==> trial 27: inputs <==
// kcpsm6
module kcpsm6 (address, instruction, bram_enable, in_port, out_port, port_id, write_strobe, k_write_strobe, read_strobe, interrupt, interrupt_ack, sleep, reset, clk) ;
parameter [7:0] 	hwbuild = 8'h00 ;
parameter [11:0] 	interrupt_vector = 12'h3FF ;
parameter integer scratch_pad_memory_size = 64 ;   
output [11:0]	address ;
input	 [17:0]    	instruction ;
output		bram_enable ;
input	 [7:0]	in_port ;
output [7:0]	out_port ;
output [7:0]	port_id ;
output		write_strobe ;
output		k_write_strobe ;
output		read_strobe ;
input			interrupt ;
output		interrupt_ack ;
input			sleep ;
input			reset ;
input			clk ;
wire	[2:1]		t_state_value ;
wire	[2:1]		t_state ;
wire 			run_value ;
wire              run ;
wire  		internal_reset_value ;
wire 			internal_reset ;
wire 			sync_sleep ;
wire 			int_enable_type ;
wire 			interrupt_enable_value ;
wire			interrupt_enable ;
wire			sync_interrupt ;
wire 			active_interrupt_value ;
wire 			active_interrupt ;
wire	[2:0]		arith_logical_sel ;
wire			arith_carry_in ;
wire			arith_carry_value ;
wire			arith_carry ;
wire 	[7:0]		half_arith_logical ;
wire 	[7:0]		logical_carry_mask ;
wire 	[7:0]		carry_arith_logical ;
wire 	[7:0]		arith_logical_value ;
wire 	[7:0]		arith_logical_result ;
wire 	[7:0]		shift_rotate_value ;
wire 	[7:0]		shift_rotate_result ;
wire			shift_in_bit ;
wire 	[7:0]		alu_result ;
wire 	[1:0]		alu_mux_sel_value ;
wire 	[1:0]		alu_mux_sel ;
wire			strobe_type ;
wire 			write_strobe_value ;
wire 			k_write_strobe_value ;
wire			read_strobe_value ;
wire			flag_enable_type ;
wire			flag_enable_value ;
wire			flag_enable ; 
wire			lower_parity ;
wire			lower_parity_sel ;
wire			carry_lower_parity ;
wire 			upper_parity ;
wire			parity ;
  ...
clock: 12.3 ns
lec_check: 0
abc_area: 0
cap_margin: 10
cell_pad_in_sites_detail_placement: 1
cell_pad_in_sites_global_placement: 0
core_margin: 3
core_utilization: 15
cts_cluster_diameter: 344
gpl_timing_driven: 0
max_routing_layer: met4
place_density_lb_addon: 0.12
slew_margin: 15
tns_end_percent: 5
run.sh (not shown) runs the stock make flow with config.mk's settings and CLKGATE_MAP_FILE=.
==> build 65 (differences from trial 27) <==
==> flow/config.mk (replaced) <==
export PLATFORM = sky130hd
export DESIGN_NAME = kcpsm6
export DESIGN_NICKNAME = kcpsm6
export VERILOG_FILES = /design/flow/design.v
export SDC_FILE = /design/flow/constraint.sdc
export NUM_CORES = 4
export LEC_CHECK = 0
export ABC_AREA = 0
export CAP_MARGIN = 20
export CELL_PAD_IN_SITES_DETAIL_PLACEMENT = 1
export CELL_PAD_IN_SITES_GLOBAL_PLACEMENT = 2
export CORE_MARGIN = 2
export CORE_UTILIZATION = 69
export CTS_CLUSTER_DIAMETER = 155
export CTS_CLUSTER_SIZE = 21
export MAX_ROUTING_LAYER = met5
export MIN_ROUTING_LAYER = met1
export PLACE_DENSITY_LB_ADDON = 0.22
export SLEW_MARGIN = 20
export TNS_END_PERCENT = 5
==> flow/constraint.sdc (replaced) <==
create_clock -name core_clock -period 4.69 [get_ports {clk}]
set_input_delay 0.9380 -clock core_clock [delete_from_list [all_inputs] [get_ports {clk}]]
set_output_delay 0.9380 -clock core_clock [all_outputs]
set_load 0.01 [all_outputs]
==> trial 68 (differences from trial 27) <==
==> flow/config.mk (replaced) <==
export PLATFORM = sky130hd
export DESIGN_NAME = kcpsm6
export DESIGN_NICKNAME = kcpsm6
export VERILOG_FILES = /design/flow/design.v
export SDC_FILE = /design/flow/constraint.sdc
export NUM_CORES = 4
export LEC_CHECK = 0
export CAP_MARGIN = 20
export CORE_ASPECT_RATIO = 1.15
export CORE_MARGIN = 2
export CORE_UTILIZATION = 40
export PLACE_DENSITY_LB_ADDON = 0.1
export SLEW_MARGIN = 20
==> flow/constraint.sdc (replaced) <==
create_clock -name core_clock -period 9.0 [get_ports {clk}]
set_input_delay 1.8000 -clock core_clock [delete_from_list [all_inputs] [get_ports {clk}]]
set_output_delay 1.8000 -clock core_clock [all_outputs]
set_load 0.01 [all_outputs]
==> summary of the runs <==
- Trial 68 completed without violations. Build 65 ended with an error in global routing, error GRT-0232. Trial 27 produced a clean layout.
- Of trial 27 and trial 68, trial 68 has the higher utilization (gap 27 points).
- Between trial 68 and trial 27, the lower hold slack is in trial 68 (gap 150 ps).
- Via count: trial 27 is higher than trial 68 (about 5.4%).
- Against trial 68, the critical path depth of trial 27 is higher by 3.
- Final cell count: trial 68 is lower than trial 27 (about 40%).
- Synthesized cell count is the same in build 65 and trial 27.
- Die area: build 65 < trial 68 < trial 27.
- In area after synthesis, build 65 and trial 27 do not differ.
==> figures <==
quantity                                                                     build 65                         trial 27                         trial 68
Run status                                                  aborted with a tool error                   finished clean                   finished clean
Failing step                                                           global routing                                -                                -
Combined buffer and inverter count along the critical path                          -                                7                                3
Sequential group share of total power                                               -                            46.4%                            50.7%
Largest buffer count on any clock path                                              3                                4                                3
Setup violation total in the final timing report                                    -                                0                                0
Die Width                                                                      289 µm                           617 µm                           353 µm
Via density                                                                         -                             3.81                             5.95
Multi-input combinational cell count                                                -                             1582                             1582
Critical-path cell with the highest stage delay                                     -                            buf_1                  clkdlybuf4s50_1
Source of the worst register-to-register timing path                                -         bank_flop.Q$_SDFFE_PP0P_         bank_flop.Q$_SDFFE_PP0P_
Hold path endpoint                                                                  -  shadow_zero_flag_flop.Q$_DFF_P_  shadow_zero_flag_flop.Q$_DFF_P_
Site Rows                                                                         104                              223                              147
Flop2flop setup slack                                                               -                          4600 ps                          3730 ps
Comb gate area                                                                      -                        14800 µm²                        14700 µm²
Diode insertion count for antenna repair                                            -                               32                                2
Clock buffers and inverters, area share                                             -                            7.74%                            7.25%
Routed met1 length                                                                  -                           112 mm                          70.9 mm

---

==> inputs of build 71 <==
Starting RTL as in the previous note.
make LEC_CHECK=0 CAP_MARGIN=20 CORE_ASPECT_RATIO=1.15 CORE_MARGIN=2 CORE_UTILIZATION=40 CTS_CLUSTER_SIZE=19 GPL_TIMING_DRIVEN=0 HOLD_SLACK_MARGIN=0.03 MIN_ROUTING_LAYER=met2 PLACE_DENSITY_LB_ADDON=0.1 SLEW_MARGIN=10 finish   # period 9.0 ns
==> inputs of trial 30, as changes to build 71 <==
ABC_AREA = 1   (was default)
CORE_ASPECT_RATIO = default   (was 1.15)
CORE_UTILIZATION = 72   (was 40)
CTS_CLUSTER_SIZE = 10   (was 19)
GPL_TIMING_DRIVEN = default   (was 0)
HOLD_SLACK_MARGIN = default   (was 0.03)
MIN_ROUTING_LAYER = default   (was met2)
PLACE_DENSITY = 0.6   (was default)
PLACE_DENSITY_LB_ADDON = default   (was 0.1)
SETUP_SLACK_MARGIN = 1.27   (was default)
SLEW_MARGIN = 20   (was 10)
TNS_END_PERCENT = 5   (was default)
==> flow/constraint.sdc (replaced) <==
create_clock -name core_clock -period 4.36 [get_ports {clk}]
set_input_delay 0.8720 -clock core_clock [delete_from_list [all_inputs] [get_ports {clk}]]
set_output_delay 0.8720 -clock core_clock [all_outputs]
set_load 0.01 [all_outputs]
==> comparison table <==
| quantity | build 71 | trial 30 |
|---|---|---|
| Number of gates resized after cts | 3 | 544 |
| Vertical die size | 405 um | 281 um |
| Number of buffers inserted during clock tree synthesis | 146 | 155 |
| Pre-CTS setup slack | -342 ps | -809 ps |
| Cell total after placement | 5,232 | 5,478 |
| Headroom to the max-slew limit | 16.5% | -84.8% |
| Number of instances in the synthesized netlist | 3,206 | 4,201 |
| Clock Skews | 32.7 ps | 88.6 ps |
| Signal buf overhead | 5.37% | 10.5% |
| Cell row count | 147 | 101 |
| Status | finished with violations | finished with violations |
| Violated checks | negative setup slack | max-capacitance violations, max-slew violations, negative setup slack |
| Power density normalized to cell area | 224 mW/mm^2 | 437 mW/mm^2 |
| Critical path arrival | 7270 ps | 5360 ps |
| Synthesized area | 0.0559 sq mm | 0.0552 sq mm |
| Required time at the worst-slack endpoint | 7200 ps | 5080 ps |
| Met3 routed wirelength | 85,900 um | 39,000 um |
| Worst slew pin tran | 1250 ps | 2750 ps |
| Area grow syn2layout | 17.2% | 26.6% |
| Core outline area | 0.139 sq mm | 0.0759 sq mm |
| Power dissipated in the clock network | 6.20 mW | 12.2 mW |
No activity file was given, so power comes from the tool's default toggle rates.
